## juniper
Design median, start of the top module:
module median
#(
    parameter MEM_DATA_WIDTH = 32,
    parameter LUT_ADDR_WIDTH = 10,  
    parameter MEM_ADDR_WIDTH = 10,  
    parameter PIXEL_DATA_WIDTH = 8,
    parameter IMG_WIDTH  = 320,
    parameter IMG_HEIGHT = 320
)(
    input clk,  
    input rst_n,  
    input [31:0] word0,
    input [31:0] word1,
    input [31:0] word2,
    output [PIXEL_DATA_WIDTH-1:0] pixel1,
    output [PIXEL_DATA_WIDTH-1:0] pixel2,
    output [PIXEL_DATA_WIDTH-1:0] pixel3,
    output [PIXEL_DATA_WIDTH-1:0] pixel4,
    output [LUT_ADDR_WIDTH-1:0] raddr_a,
    output [LUT_ADDR_WIDTH-1:0] raddr_b,
    output [LUT_ADDR_WIDTH-1:0] raddr_c,
    output [MEM_ADDR_WIDTH-1:0] waddr
);
Size: ~3,100 cells after synthesis, about 130 flip-flops, ~170 I/O pins.
clock: 46.9 ns
lec_check: 0
abc_area: 0
cap_margin: 0
cell_pad_in_sites_global_placement: 3
core_aspect_ratio: 1.76
core_margin: 6
core_utilization: 45
cts_cluster_diameter: 89
cts_cluster_size: 72
gpl_routability_driven: 1
gpl_timing_driven: 0
max_routing_layer: met5
min_routing_layer: met2
place_density: 0.39
slew_margin: 15
run.sh (not shown) runs the stock make flow with config.mk's settings and CLKGATE_MAP_FILE=.
juniper did not finish; a tool error ended it in 3_3_place_gp.
--- input diff juniper..willow ---
- a deleted CTS_CLUSTER_DIAMETER that had been 89
- a deleted CORE_ASPECT_RATIO that had been 1.76
- a change of CORE_MARGIN from 6 to 2
- a change of SLEW_MARGIN from 15 to 20
- a deleted GPL_ROUTABILITY_DRIVEN that had been 1
- a deleted CTS_CLUSTER_SIZE that had been 72
- a deleted MIN_ROUTING_LAYER that had been met2
- a change of CAP_MARGIN from 0 to 20
- a deleted MAX_ROUTING_LAYER that had been met5
- a change of CORE_UTILIZATION from 45 to 64
- a deleted GPL_TIMING_DRIVEN that had been 0
- a deleted PLACE_DENSITY that had been 0.39
- a deleted CELL_PAD_IN_SITES_GLOBAL_PLACEMENT that had been 3
- a deleted ABC_AREA that had been 0
- a change of the clock period (ns, I/O delays scaled along) from 46.9 to 14.2
Results
- willow: it failed during 4_1_cts, and the tool reported DPL-0038.
- | die boundary height | lower: willow |
- Changes observed in willow relative to juniper: average footprint of a synthesized cell now sits at about the same level, standard cell core area shrank by 15,000 sq um, die size -about 34%.
- Of willow and juniper, it is willow that has the higher chip width.
- On area share of xor/xnor cells in the synthesized design, juniper tracks willow almost exactly.
The following lists how sierra was set up differently from willow:
- changing CORE_UTILIZATION from 64 to 72
- setting PLACE_DENSITY to 0.66 for the first time
- setting SETUP_SLACK_MARGIN to -1.43 for the first time
- changing the clock period (ns, I/O delays scaled along) from 14.2 to 23.7
--- outcome ---
- In sierra the implementation ran to completion but is not tape-out ready, as the final checks report max-capacitance violations, max-slew violations, negative setup slack.
- Going from willow to sierra, core utilization before placement rose by 8.3 points; instance count after placement with tap cells included lower; die height -11 um.
- On die width, the lower figure sits with sierra, not willow.
- Changes observed in sierra relative to willow: total die size decreased by 4100 sq um relative to the old numbers; area inside the core boundary decreased by 4000 sq um relative to the old numbers; pre-CTS setup slack increased by 5.93 ns relative to the old numbers; yosys stat chip area closely matched the old numbers; synthesized-area fraction occupied by and/or/nand/nor cells closely matched the old numbers.
#### Input delta (onyx over sierra)
- CORE_UTILIZATION: 72 -> 68
- SETUP_SLACK_MARGIN: -1.43 -> unset
- CTS_CLUSTER_SIZE: unset -> 42
- CTS_CLUSTER_DIAMETER: unset -> 47
- PLACE_DENSITY: 0.66 -> unset
- the clock period (ns, I/O delays scaled along): 23.7 -> 16.2
==> results <==
On post-synthesis compound-gate area fraction, sierra and onyx are neck and neck.
Fraction of synthesized cell area in xor and xnor cells: onyx vs sierra identical
Reported for sierra and onyx, average size of a mapped cell turned out identical to the last digit.
Compared with sierra, in onyx starting density of the core decreased by 4.3 points relative to the old numbers; number of distinct library cell variants in the gate-level netlist after synthesis now sits at about the same level; placement row count went up 2; die footprint shows an increase of about 6%; horizontal die dimension went up about 3%.
Compared with sierra, onyx shows a higher global placer's final weighted congestion.
The log for onyx ends in 4_1_cts with error DPL-0038, so the run never completed.
Changes in garnet relative to onyx:
- clearing CTS_CLUSTER_DIAMETER, which used to be 47
- putting CELL_PAD_IN_SITES_GLOBAL_PLACEMENT at 2 where nothing was set
- swapping 68 for 69 in CORE_UTILIZATION
- clearing CTS_CLUSTER_SIZE, which used to be 42
- putting TNS_END_PERCENT at 70 where nothing was set
- swapping 16.2 for 35.4 in the clock period (ns, I/O delays scaled along)
Notes after the runs:
Run status, garnet: aborted in 3_1_place_gp_skip_io, error GPL-0301
Changes observed in garnet relative to onyx: share of synthesized cell area in full adder, half adder and majority cells held steady, initial standard-cell utilization of the core grew by 0.52 points, width of the chip shrank by 0.71%, site row count held steady.
garnet vs onyx: die size down slightly
Input changes introduced in maple (baseline for comparison: garnet):
- a deleted CELL_PAD_IN_SITES_GLOBAL_PLACEMENT that had been 2
- a change of CORE_UTILIZATION from 69 to 71
- an added MAX_ROUTING_LAYER of met4
- an added ABC_AREA of 1
- a deleted TNS_END_PERCENT that had been 70
- a change of the clock period (ns, I/O delays scaled along) from 35.4 to 21.6
### Flow results
maple completed every stage of the flow, and the final layout passed the timing, design-rule and antenna checks.
garnet: it failed during 3_1_place_gp_skip_io, and the tool reported GPL-0301.
maple against garnet: share of synthesized cell area in and-or and or-and compound cells dropped 7.1 points; die area dropped 2500 sq um; post-synth design cell area dropped 1100 sq um; area share of xor/xnor cells in the synthesized design dropped 1.1 points.
Summed standard-cell area reported by yosys (maple vs. garnet) decreases by a few percent

## run 1
median again, from the RTL that the note above started with.
clock: 16.8 ns
lec_check: 0
abc_area: 1
cap_margin: 40
cell_pad_in_sites_detail_placement: 1
cell_pad_in_sites_global_placement: 2
core_aspect_ratio: 1.07
core_margin: 2
core_utilization: 40
cts_cluster_diameter: 176
cts_cluster_size: 48
gpl_routability_driven: 1
gpl_timing_driven: 0
hold_slack_margin: 0.23
setup_slack_margin: 5.0
slew_margin: 20
tns_end_percent: 80
Layout checks on run 1: not met. Flow itself completed; violations: capacitance limit, slew limit, setup timing.
--- input diff run 1..run 2 ---
- a deleted CELL_PAD_IN_SITES_GLOBAL_PLACEMENT that had been 2
- a deleted GPL_TIMING_DRIVEN that had been 0
- a change of CAP_MARGIN from 40 to 35
- a change of CTS_CLUSTER_DIAMETER from 176 to 44
- a change of CELL_PAD_IN_SITES_DETAIL_PLACEMENT from 1 to 2
- a deleted CTS_CLUSTER_SIZE that had been 48
- a change of GPL_ROUTABILITY_DRIVEN from 1 to 0
- a deleted CORE_ASPECT_RATIO that had been 1.07
- a change of the clock period (ns, I/O delays scaled along) from 16.8 to 30.0
--- outcome ---
Flow for run 2 halted at clock tree synthesis (4_1_cts), error code DPL-0033. Between run 1 and run 2, detailed-placement wirelength estimate increased. Re post-synthesis share of cell area spent on and, or, nand and nor gates: no difference whatsoever between run 1 and run 2. Area of the mapped netlist: run 2 vs run 1 identical. Portion of the post-synthesis area used by sequential elements: run 2 vs run 1, no meaningful difference. Core utilization before placement across run 1 and run 2: no real change. Setup slack at placement was lower in the run labelled run 1. [compare] base=run 1 new=run 2: x dimension of the die +about 3.4%, vertical die dimension down about 3.3%. Diff run 1 -> run 2: area of the die level, cell area after placement lower.
What run 3 does differently from run 2 at the input level:
- CORE_UTILIZATION changed from 40 to 46
- CTS_CLUSTER_SIZE newly set to 100
- TNS_END_PERCENT removed (was 80)
- SETUP_SLACK_MARGIN removed (was 5.0)
- CTS_CLUSTER_DIAMETER changed from 44 to 184
- CELL_PAD_IN_SITES_DETAIL_PLACEMENT removed (was 2)
- HOLD_SLACK_MARGIN removed (was 0.23)
- GPL_ROUTABILITY_DRIVEN removed (was 0)
- CAP_MARGIN changed from 35 to 20
- CORE_ASPECT_RATIO newly set to 1.76
[summary]
Run 2 | ERROR | clock tree synthesis (4_1_cts). Both conditions hold for run 3: the flow ran to the end and the final layout passed the timing, design-rule and antenna checks. Delta (run 3 minus run 2): horizontal die size shows a reduction of 70 µm; vertical die dimension climbed 56 µm; HPWL after detailed placement decreased 41%; die area fell about 13%; number of I/O port buffers now sits at about the same level. As far as count of mapped cells out of synthesis goes, run 2 and run 3 are indistinguishable; the numbers are identical. Number of rows created at floorplan was lower in run 2 than in run 3. Run 3 against run 2: post-place setup slack now larger; area inside the core boundary now smaller.
For run 4, these inputs were changed with respect to run 3:
- putting SETUP_SLACK_MARGIN at -1.39 where nothing was set
- clearing CORE_ASPECT_RATIO, which used to be 1.76
- putting CELL_PAD_IN_SITES_GLOBAL_PLACEMENT at 3 where nothing was set
- putting GPL_ROUTABILITY_DRIVEN at 0 where nothing was set
- swapping 46 for 40 in CORE_UTILIZATION
- putting PLACE_DENSITY_LB_ADDON at 0.1 where nothing was set
- swapping 100 for 14 in CTS_CLUSTER_SIZE
- swapping 184 for 251 in CTS_CLUSTER_DIAMETER
Notes after the runs:
In the reports for run 3 and run 4, the larger initial standard-cell utilization of the core belongs to run 3.
Compared with run 3, run 4 shows placeable core region that has gone up by more than 10%.
Run 4: it failed with a tool error in global placement without I/O (3_1_place_gp_skip_io), so there are no final results.
As far as number of nets at floorplan goes, run 4 and run 3 are indistinguishable; the numbers are identical.
From run 3 to run 4, post-synthesis share of cell area spent on full adders, half adders and majority gates did not move at all.
Die: run 4 bigger than run 3
Here is what was changed in the inputs of run 5 compared with run 4.
- a deleted GPL_ROUTABILITY_DRIVEN that had been 0
- an added CORE_ASPECT_RATIO of 0.5
- a change of CORE_UTILIZATION from 40 to 22
- a change of CTS_CLUSTER_SIZE from 14 to 100
- a deleted PLACE_DENSITY_LB_ADDON that had been 0.1
- a change of SETUP_SLACK_MARGIN from -1.39 to -0.85
- a change of CTS_CLUSTER_DIAMETER from 251 to 184
- a deleted CELL_PAD_IN_SITES_GLOBAL_PLACEMENT that had been 3
Findings:
- The flow did not stop early for run 5: all stages ran, and the layout cleared the timing, design-rule and antenna checks.
- Between run 4 and run 5, the difference in and-or/or-and share of the synthesized area is negligible.
- Reported for run 4 and run 5, share of synthesized cell area in full adder, half adder and majority cells turned out identical to the last digit.
- Diff run 4..run 5 | gate count of the mapped netlist | unchanged
- For post-synthesis sequential area ratio, run 5 and run 4 come out practically identical.
- Run 5 vs run 4, core footprint went up by 82%.
- Run 5 vs. run 4: area of the chip went up by 81%.
- In run 5, chip height is lower than in run 4.
- Summary: with run 4 as the reference, number of rows created at floorplan in run 5 moved down by a few percent.
- The floorplan utilization in run 5 was lower than what run 4 gave.
- From run 4 to run 5 the numbers moved as follows: horizontal die dimension now larger, chip area in the Yosys report comparable.
Input-level comparison between run 6 and run 5:
- CORE_UTILIZATION now 40, was 22
- CTS_CLUSTER_SIZE no longer set, was 100
- CTS_CLUSTER_DIAMETER no longer set, was 184
- SETUP_SLACK_MARGIN no longer set, was -0.85
- CORE_ASPECT_RATIO no longer set, was 0.5
- ABC_AREA no longer set, was 1
### Flow results
- The area fraction in mux cells of run 6 exceeds that of run 5 by 9.4 points.
- Taking run 5 as the reference, in run 6 maximum cell stage delay along the critical path now smaller; critical path depth now larger.
